==> inputs of nickel <==
==> flow/design.v <==
module pwmblink(
    input  logic clk,
    input  logic rst,
    output logic RGB_R,
    output logic RGB_B,
    output logic RGB_G
);
    parameter CLKMAX = 12000000;  
    logic [31:0] counter;
    logic [8:0] x;  
    logic [7:0] sharktooth;  
    logic [7:0] red;
    logic [7:0] green;
    logic [7:0] blue;
    always_ff @(posedge clk) begin
        if (rst) begin
            counter <= 0;
            x <= 0;
            sharktooth <= 0;
        end else begin
        if (counter >= CLKMAX/360) begin
            counter <= 0;
            if (x >= 359) begin
                x <= 0;
            end
            else begin
                x <= x + 1;
            end
            end
        else begin
            counter <= counter + 1;
        end
        sharktooth <= sharktooth + 1;
        end
    end
    always_comb begin
        if(x < 60) begin
            green = 255*x/60;
            blue = 0;
            red  = 255;
        end else if (x < 120) begin
            green = 255;
            blue = 0;
            red  = 255 - 255*(x-60)/60;
        end else if (x < 180) begin
            green = 255;
            blue = 255*(x-120)/60;
            red  = 0;
        end else if (x < 240) begin
            green = 255 - 255*(x-180)/60;
            blue = 255;
            red  = 0;
        end else if (x < 300) begin
            green = 0;
            blue = 255;
            red  = 255*(x-240)/60;
        end else begin
            green = 0;
            blue = 255 - 255*(x-300)/60;
            red  = 255;
        end
    end
    assign {RGB_R, RGB_G, RGB_B} = {sharktooth < red, sharktooth < green, sharktooth < blue};
endmodule
==> flow/run.sh <==
#!/bin/bash
# the make line also repeats each setting of config.mk as NAME=value (left out here)
make -C /OpenROAD-flow-scripts/flow DESIGN_CONFIG=/design/flow/config.mk WORK_HOME=/design/flow/orfs CLKGATE_MAP_FILE= finish
==> flow/config.mk <==
export PLATFORM = sky130hd
export DESIGN_NAME = pwmblink
export DESIGN_NICKNAME = pwmblink
export VERILOG_FILES = /design/flow/design.v
export SDC_FILE = /design/flow/constraint.sdc
export NUM_CORES = 4
export LEC_CHECK = 0
export CAP_MARGIN = 5
export CELL_PAD_IN_SITES_GLOBAL_PLACEMENT = 3
export CORE_MARGIN = 2
export CORE_UTILIZATION = 64
export CTS_CLUSTER_DIAMETER = 100
export CTS_CLUSTER_SIZE = 19
export HOLD_SLACK_MARGIN = 0.24
export PLACE_DENSITY = 0.37
export SETUP_SLACK_MARGIN = -2.0
export SLEW_MARGIN = 20
export TNS_END_PERCENT = 100
==> flow/constraint.sdc <==
create_clock -name core_clock -period 25.3 [get_ports {clk}]
set_input_delay 5.0600 -clock core_clock [delete_from_list [all_inputs] [get_ports {clk}]]
set_output_delay 5.0600 -clock core_clock [all_outputs]
set_load 0.01 [all_outputs]
==> inputs of amber, as changes to nickel <==
- ABC_AREA: not set -> 1
- CAP_MARGIN: 5 -> 20
- CELL_PAD_IN_SITES_GLOBAL_PLACEMENT: 3 -> not set
- CORE_UTILIZATION: 64 -> 72
- CTS_CLUSTER_DIAMETER: 100 -> not set
- CTS_CLUSTER_SIZE: 19 -> 10
- HOLD_SLACK_MARGIN: 0.24 -> not set
- PLACE_DENSITY: 0.37 -> 0.42
- SETUP_SLACK_MARGIN: -2.0 -> not set
- TNS_END_PERCENT: 100 -> not set
==> flow/constraint.sdc (replaced) <==
create_clock -name core_clock -period 34.8 [get_ports {clk}]
set_input_delay 6.9600 -clock core_clock [delete_from_list [all_inputs] [get_ports {clk}]]
set_output_delay 6.9600 -clock core_clock [all_outputs]
set_load 0.01 [all_outputs]
==> inputs of pepper, as changes to nickel <==
- ABC_AREA: not set -> 1
- CELL_PAD_IN_SITES_GLOBAL_PLACEMENT: 3 -> not set
- CORE_UTILIZATION: 64 -> 40
- CTS_CLUSTER_DIAMETER: 100 -> 368
- CTS_CLUSTER_SIZE: 19 -> 98
- HOLD_SLACK_MARGIN: 0.24 -> not set
- PLACE_DENSITY: 0.37 -> not set
- PLACE_DENSITY_LB_ADDON: not set -> 0.06
- SETUP_SLACK_MARGIN: -2.0 -> -1.91
- TNS_END_PERCENT: 100 -> 20
==> flow/constraint.sdc (replaced) <==
create_clock -name core_clock -period 40.0 [get_ports {clk}]
set_input_delay 8.0000 -clock core_clock [delete_from_list [all_inputs] [get_ports {clk}]]
set_output_delay 8.0000 -clock core_clock [all_outputs]
set_load 0.01 [all_outputs]
==> inputs of raven, as changes to nickel <==
- ABC_AREA: not set -> 1
- CAP_MARGIN: 5 -> 20
- CELL_PAD_IN_SITES_GLOBAL_PLACEMENT: 3 -> not set
- CTS_CLUSTER_DIAMETER: 100 -> not set
- CTS_CLUSTER_SIZE: 19 -> not set
- HOLD_SLACK_MARGIN: 0.24 -> not set
- PLACE_DENSITY: 0.37 -> not set
- SETUP_SLACK_MARGIN: -2.0 -> not set
- TNS_END_PERCENT: 100 -> not set
==> flow/constraint.sdc (replaced) <==
create_clock -name core_clock -period 34.8 [get_ports {clk}]
set_input_delay 6.9600 -clock core_clock [delete_from_list [all_inputs] [get_ports {clk}]]
set_output_delay 6.9600 -clock core_clock [all_outputs]
set_load 0.01 [all_outputs]
==> qor summary <==
metric                                                raven                        nickel               pepper                amber
Outcome                    no timing/DRC/antenna violations     aborted with a tool error  no timing/DRC/antenna violations  no timing/DRC/antenna violations
Stage where the flow stopped                              -  global placement without I/O                    -                    -
Post-route core utilization                           0.665                             -                0.424                0.753
Cell type taking the most area          combinational gates                             -  combinational gates  combinational gates
Total die area                                   0.0301 mm²                    0.0302 mm²           0.0478 mm²           0.0269 mm²
Relative slew slack                                   0.247                             -                0.344                0.266
Int Pwr                                          0.000269 W                             -           0.000225 W           0.000268 W
Detailed Place HPWL                                 45.7 mm                             -              47.6 mm              46.0 mm
Total clock buffers created by CTS                        5                             -                    5                    5
Highest routed metal layer                             met4                             -                 met5                 met4
Average instance area after synthesis              7.10 µm²                      8.16 µm²             7.10 µm²             7.10 µm²
Post-synthesis chip area from yosys              0.0184 mm²                    0.0184 mm²           0.0184 mm²           0.0184 mm²
Core box area                                    0.0285 mm²                    0.0285 mm²           0.0454 mm²           0.0251 mm²
H-tree lvl count                                          2                             -                    2                    2
Fraction of area in registers                        0.0517                             -               0.0510               0.0518
CP endpoint kind                                output port                             -          output port          output port
Terminating pin of the worst hold path           counter[0]                             -           counter[0]          counter[15]
Final wirelength                                    53.2 mm                             -              54.4 mm              53.9 mm
Power figures rest on the tool's default switching activity, not on a simulated workload.
